==> flow/design.v <==
module OQ1_Stopwatch(AN, Seg, Dot, CLK, Start, RESET);  
	output [3:0] AN;
	output [6:0] Seg;
	output Dot;
	input CLK, Start, RESET;
	parameter R = 2'b00;
    parameter W = 2'b01;
    parameter C = 2'b10;	
	reg  [11:0] divider_ds;
	reg  [5:0]  divider_ms;
	reg  [6:0]  Seg_Temp;
	reg  [3:0]  D3,D2,D1,D0,D_Temp,AN_Temp;
	reg  [1:0]  state,n_state;
	reg         dp;
	wire        RTC_ds,RTC_ms;
	always @(posedge CLK or posedge RESET) begin
	  if(RESET) divider_ms <= 0;
	  else if(divider_ms==32) divider_ms <= 0;
      else divider_ms <= divider_ms + 1;
    end
    assign RTC_ms = ((divider_ms == 32)?1'b1:1'b0);
	always @(posedge CLK or posedge RESET) begin
      if(RESET) divider_ds <= 0;
      else if(divider_ds==3276) divider_ds <= 0;
      else if(state==C) divider_ds <= divider_ds + 1;
    end
    assign RTC_ds = ((divider_ds == 3276)?1'b1:1'b0);
	always@(posedge CLK or posedge RESET) begin
      if(RESET) begin
        state <= R;
        D3 <= 0;
        D2 <= 0;
        D1 <= 0;
        D0 <= 0;
      end else begin
        state <= n_state;
        if(RTC_ds) begin
          if(D0 == 9) begin
            D0 <= 0;
            if(D1 == 9) begin
              D1 <= 0;
              if(D2 == 9) begin
                D2 <= 0;
                if(D3 == 9) begin
                  D3 <= 0;                  
                end else begin
                  D3 <= D3 + 1;
                end                    
              end else begin
                D2 <= D2 + 1;
              end      
            end else begin
              D1 <= D1 + 1;
            end
          end else begin
            D0 <= D0 + 1;
          end
        end      
      end
    end
    always@(*) begin
      case (state)
        R : if(RESET) n_state = R;
            else if(Start && !RESET) n_state = C;
            else n_state = W;
        W : if(RESET) n_state = R;
            else if(Start && !RESET) n_state = C;
            else n_state = W;
        C : if(RESET) n_state = R;
            else n_state = C;        
        default : n_state = R;
      endcase
    end
    always@(posedge CLK or posedge RESET) begin
      if(RESET) begin
        D_Temp  <= 4'b0000;
        AN_Temp <= 4'b1110;
        dp      <= 1'b0;
      end else if(RTC_ms) begin
      case(AN_Temp)
        4'b0111 : begin
                    D_Temp <= D0;
                    AN_Temp <= 4'b1110;
                    dp <= 1;
                  end
        4'b1110 : begin
                    D_Temp <= D1;
                    AN_Temp <= 4'b1101;
                    dp <= 0;
                  end
        4'b1101 : begin
                    D_Temp <= D2;
                    AN_Temp <= 4'b1011;
                    dp <= 1;
                  end
        4'b1011 : begin
                    D_Temp <= D3;
                    AN_Temp <= 4'b0111;
                    dp <= 1;
                  end
      endcase
      end
    end    
    always @(*) begin
        case(D_Temp)
          0 : Seg_Temp=7'b1000000; 
          1 : Seg_Temp=7'b1111001; 
          2 : Seg_Temp=7'b0100100; 
          3 : Seg_Temp=7'b0110000; 
          4 : Seg_Temp=7'b0011001; 
          5 : Seg_Temp=7'b0010010; 
          6 : Seg_Temp=7'b0000010; 
          7 : Seg_Temp=7'b1111000; 
          8 : Seg_Temp=7'b0000000; 
          9 : Seg_Temp=7'b0011000; 
          default : Seg_Temp=7'b0111111; 
      endcase
    end
    assign Seg = Seg_Temp;
    assign AN = AN_Temp;
    assign Dot = dp;
endmodule
==> flow/config.mk <==
export PLATFORM = sky130hd
export DESIGN_NAME = OQ1_Stopwatch
export DESIGN_NICKNAME = OQ1_Stopwatch
export VERILOG_FILES = /design/flow/design.v
export SDC_FILE = /design/flow/constraint.sdc
export NUM_CORES = 4
export LEC_CHECK = 0
export ABC_AREA = 1
export CAP_MARGIN = 0
export CELL_PAD_IN_SITES_GLOBAL_PLACEMENT = 2
export CORE_ASPECT_RATIO = 1.71
export CORE_MARGIN = 2
export CORE_UTILIZATION = 55
export CTS_CLUSTER_SIZE = 26
export GPL_TIMING_DRIVEN = 0
export HOLD_SLACK_MARGIN = 0.15
export MAX_ROUTING_LAYER = met4
export MIN_ROUTING_LAYER = met2
export SETUP_SLACK_MARGIN = 0.46
export SLEW_MARGIN = 25
export TNS_END_PERCENT = 20
==> flow/constraint.sdc <==
create_clock -name core_clock -period 3.04 [get_ports {CLK}]
set_input_delay 0.6080 -clock core_clock [delete_from_list [all_inputs] [get_ports {CLK}]]
set_output_delay 0.6080 -clock core_clock [all_outputs]
set_load 0.01 [all_outputs]
run.sh (not shown) runs the stock make flow with config.mk's settings and CLKGATE_MAP_FILE=.
The baseline never finished: it broke off in global placement without I/O.
Next try:
ABC_AREA = not set   (was 1)
CAP_MARGIN = 20   (was 0)
CELL_PAD_IN_SITES_GLOBAL_PLACEMENT = not set   (was 2)
CORE_ASPECT_RATIO = not set   (was 1.71)
CORE_UTILIZATION = 54   (was 55)
CTS_CLUSTER_SIZE = not set   (was 26)
GPL_TIMING_DRIVEN = not set   (was 0)
HOLD_SLACK_MARGIN = not set   (was 0.15)
MAX_ROUTING_LAYER = not set   (was met4)
MIN_ROUTING_LAYER = not set   (was met2)
SETUP_SLACK_MARGIN = not set   (was 0.46)
SLEW_MARGIN = 20   (was 25)
TNS_END_PERCENT = not set   (was 20)
clock period = 3.94 ns   (was 3.04 ns; I/O delays follow)
Result: The changed run ran to the end with no violations; die area goes down by a few percent; synthesized area goes down by a few percent; synthesized cell count goes down by a quarter to a third.
Next try:
CORE_UTILIZATION = 40   (was 54)
MAX_ROUTING_LAYER = met4   (was not set)
PLACE_DENSITY_LB_ADDON = 0.16   (was not set)
TNS_END_PERCENT = 5   (was not set)
clock period = 10.0 ns   (was 3.94 ns; I/O delays follow)
Outcome: The new run ran to the end with no violations. Non-clock buffer count does not change. Final cell count came out higher by 6.9%. Design area came out higher by 0.35%.
Next try:
MAX_ROUTING_LAYER = not set   (was met4)
PLACE_DENSITY_LB_ADDON = not set   (was 0.16)
TNS_END_PERCENT = not set   (was 5)
=> The changed run completed with no timing, DRC or antenna violations. Via count stays the same. Register-to-register slack degrades by 0.09 ns. Total power goes up by 2.3%.
Next try:
SETUP_SLACK_MARGIN = -0.35   (was not set)
clock period = 3.94 ns   (was 10.0 ns; I/O delays follow)
Outcome: The changed run passed the timing, DRC and antenna checks; global-route usage rises by 0.45 points; area after synthesis stays the same; via count went down by 0.53%; worst hold slack degrades by 0.012 ns; setup slack is worse by 4.9 ns; total power grows to 2.5 times its value; die size stays the same.
Power figures rest on the tool's default switching activity, not on a simulated workload.
